==> flow/design.v (excerpt) <==
module Final_AXI_to_APB_Bridge #(
    parameter AXI_ADDR_WIDTH    = 32,
    parameter AXI_DATA_WIDTH    = 32,
    parameter AXI_MAX_BURST_LEN = 8,
    parameter AXI_BURST_WIDTH   = 2,
    parameter AXI_SIZE_WIDTH    = 3,
    parameter APB_ADDR_WIDTH    = 32,
    parameter APB_DATA_WIDTH    = 32
)(
    input  [AXI_ADDR_WIDTH-1:0]    AWADDR,
    input  [AXI_BURST_WIDTH-1:0]   AWBURST,
    input  [AXI_MAX_BURST_LEN-1:0] AWLEN,
    input                          AWVALID,
    output                         AWREADY,
    input  [AXI_ADDR_WIDTH-1:0]    ARADDR,
    input  [AXI_BURST_WIDTH-1:0]   ARBURST,
    input  [AXI_MAX_BURST_LEN-1:0] ARLEN,
    input                          ARVALID,
    output                         ARREADY,
    input  [AXI_DATA_WIDTH-1:0]    WDATA,
    input                          WVALID,
    input                          WLAST,
    input  [AXI_DATA_WIDTH/8-1:0]  WSTRB,
    output                         WREADY,
    output [AXI_DATA_WIDTH-1:0]    RDATA,
    output [1:0]                   RRESP,
    output                         RVALID,
    output                         RLAST,
    input                          RREADY,
    output [1:0]                   BRESP,
    output                         BVALID,
    input                          BREADY,
    input                          ACLK,
    input                          ARESETn,
    output [APB_ADDR_WIDTH-1:0]    PADDR,
    output                         PWRITE,
    output                         PSEL1,
    output                         PSEL2,
    output                         PSEL3,
    output                         PSEL4,
    output                         PENABLE,
    output [APB_DATA_WIDTH-1:0]    PWDATA,
    input  [APB_DATA_WIDTH-1:0]    PRDATA,
    input                          PREADY
);
Size: ~280 flip-flops, roughly 19000 sq um of cells after synthesis.
clock: 4.35 ns
lec_check: 0
cap_margin: 20
core_margin: 2
core_utilization: 72
cts_cluster_diameter: 242
cts_cluster_size: 30
hold_slack_margin: -0.07
place_density: 0.6
slew_margin: 20
run.sh (not shown) runs the stock make flow with config.mk's settings and CLKGATE_MAP_FILE=.
The baseline did not get past clock tree synthesis with DPL-0033.
Edit:
CORE_UTILIZATION = 40   (was 72)
CTS_CLUSTER_DIAMETER = default   (was 242)
CTS_CLUSTER_SIZE = default   (was 30)
HOLD_SLACK_MARGIN = default   (was -0.07)
clock period = 5.82 ns   (was 4.35 ns; I/O delays follow)
Effect: Now the flow produced a clean layout; die size climbs by 78%; area after synthesis is unchanged; synthesized cell count stays the same.
Edit:
CORE_UTILIZATION = 70   (was 40)
PLACE_DENSITY = default   (was 0.6)
PLACE_DENSITY_LB_ADDON = 0.27   (was default)
clock period = 4.75 ns   (was 5.82 ns; I/O delays follow)
Now the flow failed in global routing with GRT-0116; die area shrinks by well over a third; area after synthesis does not change; synthesized cell count is unchanged.
Edit:
CORE_UTILIZATION = 40   (was 70)
PLACE_DENSITY = 0.6   (was default)
PLACE_DENSITY_LB_ADDON = default   (was 0.27)
clock period = 6.0 ns   (was 4.75 ns; I/O delays follow)
With this change the flow ran to the end with no violations.
Die area grows by well over a third.
Synthesized area is unchanged.
Synthesized cell count stays the same.
Edit:
CORE_UTILIZATION = 65   (was 40)
PLACE_DENSITY = default   (was 0.6)
SETUP_SLACK_MARGIN = 1.03   (was default)
clock period = 4.07 ns   (was 6.0 ns; I/O delays follow)
What happened: With this change the flow failed in global routing, error GRT-0232. Synthesized cell count does not change. Area after synthesis does not change. Die size came out lower by 38%.
Edit:
CORE_UTILIZATION = 44   (was 65)
PLACE_DENSITY = 0.6   (was default)
SETUP_SLACK_MARGIN = default   (was 1.03)
clock period = 5.82 ns   (was 4.07 ns; I/O delays follow)
Effect:
- With this change the flow finished with timing, DRC and antenna clean
- die area rose by 47%
- synthesized cell count does not change
- synthesized area is unchanged


Final_AXI_to_APB_Bridge again, from the RTL that the note above started with.
==> flow/design.v (excerpt) <==
module Final_AXI_to_APB_Bridge #(
    parameter AXI_ADDR_WIDTH    = 32,
    parameter AXI_DATA_WIDTH    = 32,
    parameter AXI_MAX_BURST_LEN = 8,
    parameter AXI_BURST_WIDTH   = 2,
    parameter AXI_SIZE_WIDTH    = 3,
    parameter APB_ADDR_WIDTH    = 32,
    parameter APB_DATA_WIDTH    = 32
)(
    input  [AXI_ADDR_WIDTH-1:0]    AWADDR,
    input  [AXI_BURST_WIDTH-1:0]   AWBURST,
    input  [AXI_MAX_BURST_LEN-1:0] AWLEN,
    input                          AWVALID,
    output                         AWREADY,
    input  [AXI_ADDR_WIDTH-1:0]    ARADDR,
    input  [AXI_BURST_WIDTH-1:0]   ARBURST,
    input  [AXI_MAX_BURST_LEN-1:0] ARLEN,
    input                          ARVALID,
    output                         ARREADY,
    input  [AXI_DATA_WIDTH-1:0]    WDATA,
    input                          WVALID,
    input                          WLAST,
    input  [AXI_DATA_WIDTH/8-1:0]  WSTRB,
    output                         WREADY,
    output [AXI_DATA_WIDTH-1:0]    RDATA,
    output [1:0]                   RRESP,
    output                         RVALID,
    output                         RLAST,
    input                          RREADY,
    output [1:0]                   BRESP,
    output                         BVALID,
    input                          BREADY,
    input                          ACLK,
    input                          ARESETn,
    output [APB_ADDR_WIDTH-1:0]    PADDR,
    output                         PWRITE,
    output                         PSEL1,
    output                         PSEL2,
    output                         PSEL3,
    output                         PSEL4,
    output                         PENABLE,
    output [APB_DATA_WIDTH-1:0]    PWDATA,
    input  [APB_DATA_WIDTH-1:0]    PRDATA,
    input                          PREADY
);
export LEC_CHECK = 0
export ABC_AREA = 1
export CAP_MARGIN = 20
export CORE_ASPECT_RATIO = 0.73
export CORE_MARGIN = 2
export CORE_UTILIZATION = 72
export CTS_CLUSTER_DIAMETER = 394
export CTS_CLUSTER_SIZE = 11
export PLACE_DENSITY = 0.42
export SETUP_SLACK_MARGIN = 0.84
export SLEW_MARGIN = 20
export TNS_END_PERCENT = 5
create_clock -name core_clock -period 2.85 [get_ports {ACLK}]
The first run aborted during clock tree synthesis (4_1_cts) with DPL-0038.
Then changed:
- CORE_ASPECT_RATIO: 0.73 -> unset
- CORE_UTILIZATION: 72 -> 61
- CTS_CLUSTER_DIAMETER: 394 -> unset
- CTS_CLUSTER_SIZE: 11 -> unset
- PLACE_DENSITY: 0.42 -> 0.6
- SETUP_SLACK_MARGIN: 0.84 -> unset
- clock period: 2.85 -> 3.54 ns (I/O delays scaled with it)
=> The changed run reached the layout checks and failed them: negative setup slack. Die size grows by 18%. Synthesized area stays the same. Synthesized cell count is unchanged.
Then changed:
- ABC_AREA: 1 -> unset
- CORE_UTILIZATION: 61 -> 66
- CTS_CLUSTER_DIAMETER: unset -> 28
- PLACE_DENSITY: 0.6 -> unset
- TNS_END_PERCENT: 5 -> unset
- clock period: 3.54 -> 4.07 ns (I/O delays scaled with it)
What happened: With this change the flow died in clock tree synthesis (4_1_cts); synthesized cell count falls by 33%; die area shrinks by 20%; area after synthesis drops by 14%.
